Design top, start of the top module:
module top(
  input  logic         clk,
  input  logic         rst_n,
  input  logic [31:0]  a, b, c, d, e,  
  output logic [63:0]  y  
);
logic [63:0] mul1_reg, mul2_reg;    
logic [63:0] mul3_reg;             
logic [63:0] sum1_reg;             
logic [63:0] sum2_reg;             
logic [63:0] final_result_reg;    
always_ff @(posedge clk or negedge rst_n) begin
  if (!rst_n) begin
    mul1_reg <= '0;
    mul2_reg <= '0;
  end else begin
    mul1_reg <= a * b;    
    mul2_reg <= c * d;    
  end
end
always_ff @(posedge clk or negedge rst_n) begin
  if (!rst_n) begin
    mul3_reg <= '0;
  end else begin
    mul3_reg <= mul1_reg[31:0] * e;  
  end
end
always_ff @(posedge clk or negedge rst_n) begin
  if (!rst_n) begin
    sum1_reg <= '0;
  end else begin
    sum1_reg <= mul1_reg + mul2_reg;
  end
end
always_ff @(posedge clk or negedge rst_n) begin
  if (!rst_n) begin
    sum2_reg <= '0;
  end else begin
    sum2_reg <= sum1_reg + mul3_reg;
  end
end
always_ff @(posedge clk or negedge rst_n) begin
  if (!rst_n) begin
  ...
For scale: about 13000 cells after synthesis, about 450 flip-flops, ~230 I/O pins, roughly 120000 µm² of cells after synthesis.
make LEC_CHECK=0 ABC_AREA=0 CAP_MARGIN=20 CORE_MARGIN=2 CORE_UTILIZATION=66 CTS_CLUSTER_DIAMETER=216 SETUP_SLACK_MARGIN=2.41 SLEW_MARGIN=15 TNS_END_PERCENT=30 finish   # period 14.4 ns
run.sh (not shown) runs the stock make flow with config.mk's settings and CLKGATE_MAP_FILE=.
The starting point went through all stages and came out clean.
Next try:
- ABC_AREA: 0 -> not set
- CORE_UTILIZATION: 66 -> 58
- CTS_CLUSTER_DIAMETER: 216 -> not set
- SETUP_SLACK_MARGIN: 2.41 -> 2.07
- SLEW_MARGIN: 15 -> 20
- TNS_END_PERCENT: 30 -> not set
- clock period: 14.4 -> 8.09 ns (I/O delays scaled with it)
- The new run reached the layout checks and failed them: negative setup slack
- utilization came out higher by 1.7 points
- final cell count came out higher by 12%
- via count came out higher by 6.8%
- setup slack gets worse by 3100 ps
- clock skew came out lower by 7.4 ps
- first-iteration DRC count came out higher by 10%
- area after synthesis does not change
Next try:
- CORE_UTILIZATION: 58 -> 72
- PLACE_DENSITY_LB_ADDON: not set -> 0.01
- SETUP_SLACK_MARGIN: 2.07 -> not set
- clock period: 8.09 -> 8.52 ns (I/O delays scaled with it)
The changed run reached the layout checks and failed them: negative setup slack. Clock skew grows by 31 ps. First-iteration DRC count rises by 30%. Via count grows by 2.9%. Register-to-register slack gains 200 ps. Area after synthesis does not change.
Next try:
- CAP_MARGIN: 20 -> 15
- PLACE_DENSITY_LB_ADDON: 0.01 -> not set
- clock period: 8.52 -> 7.68 ns (I/O delays scaled with it)
Effect: Now the flow ended with an error in global routing (ODB-0269). Synthesized cell count stays the same. Synthesized area stays the same. Die size does not change.

========
Setup of oak:
The RTL this note starts from:
==> flow/design.v <==
module top(
  input  logic         clk,
  input  logic         rst_n,
  input  logic [31:0]  a, b, c, d, e,  
  output logic [63:0]  y  
);
logic [63:0] mul1_reg, mul2_reg;    
logic [63:0] mul3_reg;             
logic [63:0] sum1_reg;             
logic [63:0] sum2_reg;             
logic [63:0] final_result_reg;    
always_ff @(posedge clk or negedge rst_n) begin
  if (!rst_n) begin
    mul1_reg <= '0;
    mul2_reg <= '0;
  end else begin
    mul1_reg <= a * b;    
    mul2_reg <= c * d;    
  end
end
always_ff @(posedge clk or negedge rst_n) begin
  if (!rst_n) begin
    mul3_reg <= '0;
  end else begin
    mul3_reg <= mul1_reg[31:0] * e;  
  end
end
always_ff @(posedge clk or negedge rst_n) begin
  if (!rst_n) begin
    sum1_reg <= '0;
  end else begin
    sum1_reg <= mul1_reg + mul2_reg;
  end
end
always_ff @(posedge clk or negedge rst_n) begin
  if (!rst_n) begin
    sum2_reg <= '0;
  end else begin
    sum2_reg <= sum1_reg + mul3_reg;
  end
end
always_ff @(posedge clk or negedge rst_n) begin
  if (!rst_n) begin
    final_result_reg <= '0;
  end else begin
    if (|a)  
      final_result_reg <= sum2_reg + sum1_reg;
    else
      final_result_reg <= sum2_reg - mul2_reg;
  end
end
(* IOB="TRUE" *)
always_ff @(posedge clk or negedge rst_n) begin
  if (!rst_n) begin
    y <= '0;
  end else begin
    y <= final_result_reg;
  end
end
endmodule
make LEC_CHECK=0 ABC_AREA=1 CAP_MARGIN=20 CORE_MARGIN=2 CORE_UTILIZATION=72 CTS_CLUSTER_DIAMETER=332 CTS_CLUSTER_SIZE=98 PLACE_DENSITY=0.41 SETUP_SLACK_MARGIN=1.3 SLEW_MARGIN=20 TNS_END_PERCENT=10 finish   # period 6.3 ns
oak did not make it past 4_1_cts, where a tool error ended it.
Relative to oak, the following input files were edited for pine:
# oak
export LEC_CHECK = 0
export ABC_AREA = 1
export CAP_MARGIN = 20
export CORE_MARGIN = 2
export CORE_UTILIZATION = 72
export CTS_CLUSTER_DIAMETER = 332
export CTS_CLUSTER_SIZE = 98
export PLACE_DENSITY = 0.41
export SETUP_SLACK_MARGIN = 1.3
export SLEW_MARGIN = 20
export TNS_END_PERCENT = 10
create_clock -name core_clock -period 6.3 [get_ports {clk}]
# pine
export LEC_CHECK = 0
export CAP_MARGIN = 20
export CORE_MARGIN = 2
export CORE_UTILIZATION = 37
export SLEW_MARGIN = 20
create_clock -name core_clock -period 10.2 [get_ports {clk}]
### Flow results
In summary, pine completed successfully, with a layout that passed the timing, design-rule and antenna checks. Cmp oak and pine / number of cells after detailed placement / lower: pine. The xor and xnor area share after synthesis of pine exceeds that of oak by 1.1 points. Across both runs, initial core utilization was lower for pine than for oak. | average instance area after synthesis | lower: oak |. When pine is set beside oak, its synthesized area turns out to be 0.011 sq mm smaller. Changes observed in pine relative to oak: multiplexer share of the synthesized area grew by 0.56 points, total cell area reported by yosys after synthesis shrank by 8.2%. Taking oak as the reference, in pine floorplan die area shows an increase of about 80%, share of synthesized cell area in and, or, nand and nor gates shows a reduction of 2.5 points, routability-driven placement congestion ratio shows a reduction of 17%. Looking at portion of the post-synthesis area used by sequential elements across oak and pine, the one that comes out higher is pine.
[inputs] birch vs pine
# pine
export LEC_CHECK = 0
export CAP_MARGIN = 20
export CORE_MARGIN = 2
export CORE_UTILIZATION = 37
export SLEW_MARGIN = 20
create_clock -name core_clock -period 10.2 [get_ports {clk}]
# birch
export LEC_CHECK = 0
export CAP_MARGIN = 20
export CORE_MARGIN = 2
export CORE_UTILIZATION = 39
export SLEW_MARGIN = 20
create_clock -name core_clock -period 16.2 [get_ports {clk}]
Findings:
Relative to pine, hold slack has increased by 0.042 ns in birch.
In birch the total core area turned out 4.9% lower than in pine.
The fraction of standard cell area in multi-input logic reported for birch is greater than that of pine by 2.4 points.
Diff pine -> birch | placer's final routability congestion estimate | increase of about 2%
Against pine, birch reports a synthesis-to-finish area growth that is lower.
Changes observed in birch relative to pine: total die area -5.1%; core utilization of the finished layout grew by 0.78 points; post-route clock period utilization lost 23 points.
Compared to pine, birch has total placed instance area about 3% lower.
Number of ordinary and repair buffers in the finished layout for birch is lower than for pine.
Global-route usage (higher): birch
[inputs] maple vs birch
# birch
export LEC_CHECK = 0
export CAP_MARGIN = 20
export CORE_MARGIN = 2
export CORE_UTILIZATION = 39
export SLEW_MARGIN = 20
create_clock -name core_clock -period 16.2 [get_ports {clk}]
# maple
export LEC_CHECK = 0
export CAP_MARGIN = 20
export CORE_MARGIN = 2
export CORE_UTILIZATION = 72
export MAX_ROUTING_LAYER = met4
export PLACE_DENSITY_LB_ADDON = 0.01
export SETUP_SLACK_MARGIN = 2.38
export SLEW_MARGIN = 20
export TNS_END_PERCENT = 40
create_clock -name core_clock -period 8.52 [get_ports {clk}]
--- outcome ---
- Tool error GRT-0232 stopped maple during 5_1_grt; no final results.
- Re area fraction in xor and xnor cells: no difference whatsoever between birch and maple.
- From maple to birch, hold-fix buffer count after cts did not move at all.
- Relative to birch, number of placed cells counting well taps has gone down in maple.
- Comparing birch and maple, pre-CTS worst setup slack is higher on birch.
- In the floorplan summary, maple is listed with a die area less than that of birch.
- Final weighted congestion in routability-driven placement, maple vs birch: up by a little under 10%
- Measured against each other, birch and maple differ in fraction of the core area occupied by cells at floorplan, the higher figure coming from maple.
- The synthesized cell count was comparable across birch and maple.
- maple -> birch: share of synthesized cell area in full adder, half adder and majority cells delta 0, exact match
The inputs of cedar differ from those of maple as listed below.
# maple
export LEC_CHECK = 0
export CAP_MARGIN = 20
export CORE_MARGIN = 2
export CORE_UTILIZATION = 72
export MAX_ROUTING_LAYER = met4
export PLACE_DENSITY_LB_ADDON = 0.01
export SETUP_SLACK_MARGIN = 2.38
export SLEW_MARGIN = 20
export TNS_END_PERCENT = 40
create_clock -name core_clock -period 8.52 [get_ports {clk}]
# cedar
export LEC_CHECK = 0
export CAP_MARGIN = 20
export CORE_ASPECT_RATIO = 0.5
export CORE_MARGIN = 2
export CORE_UTILIZATION = 45
export CTS_CLUSTER_SIZE = 10
export SLEW_MARGIN = 20
create_clock -name core_clock -period 11.0 [get_ports {clk}]
## What came out
- maple and cedar: one clean run, cedar; the rest did not finish clean.
- Run status, maple: aborted in 5_1_grt, error GRT-0232
- Going from maple to cedar, initial cell density of the core now smaller; final weighted congestion of routability-driven global placement fell by 0.028; pre-CTS worst setup slack rose by 1.25 ns.
- Relative to maple, floorplan core area has increased by 60% in cedar.
- Die area, cedar vs maple: up by more than half
- Between maple and cedar, the difference in aoi/oai-family share of the synthesized area is negligible.
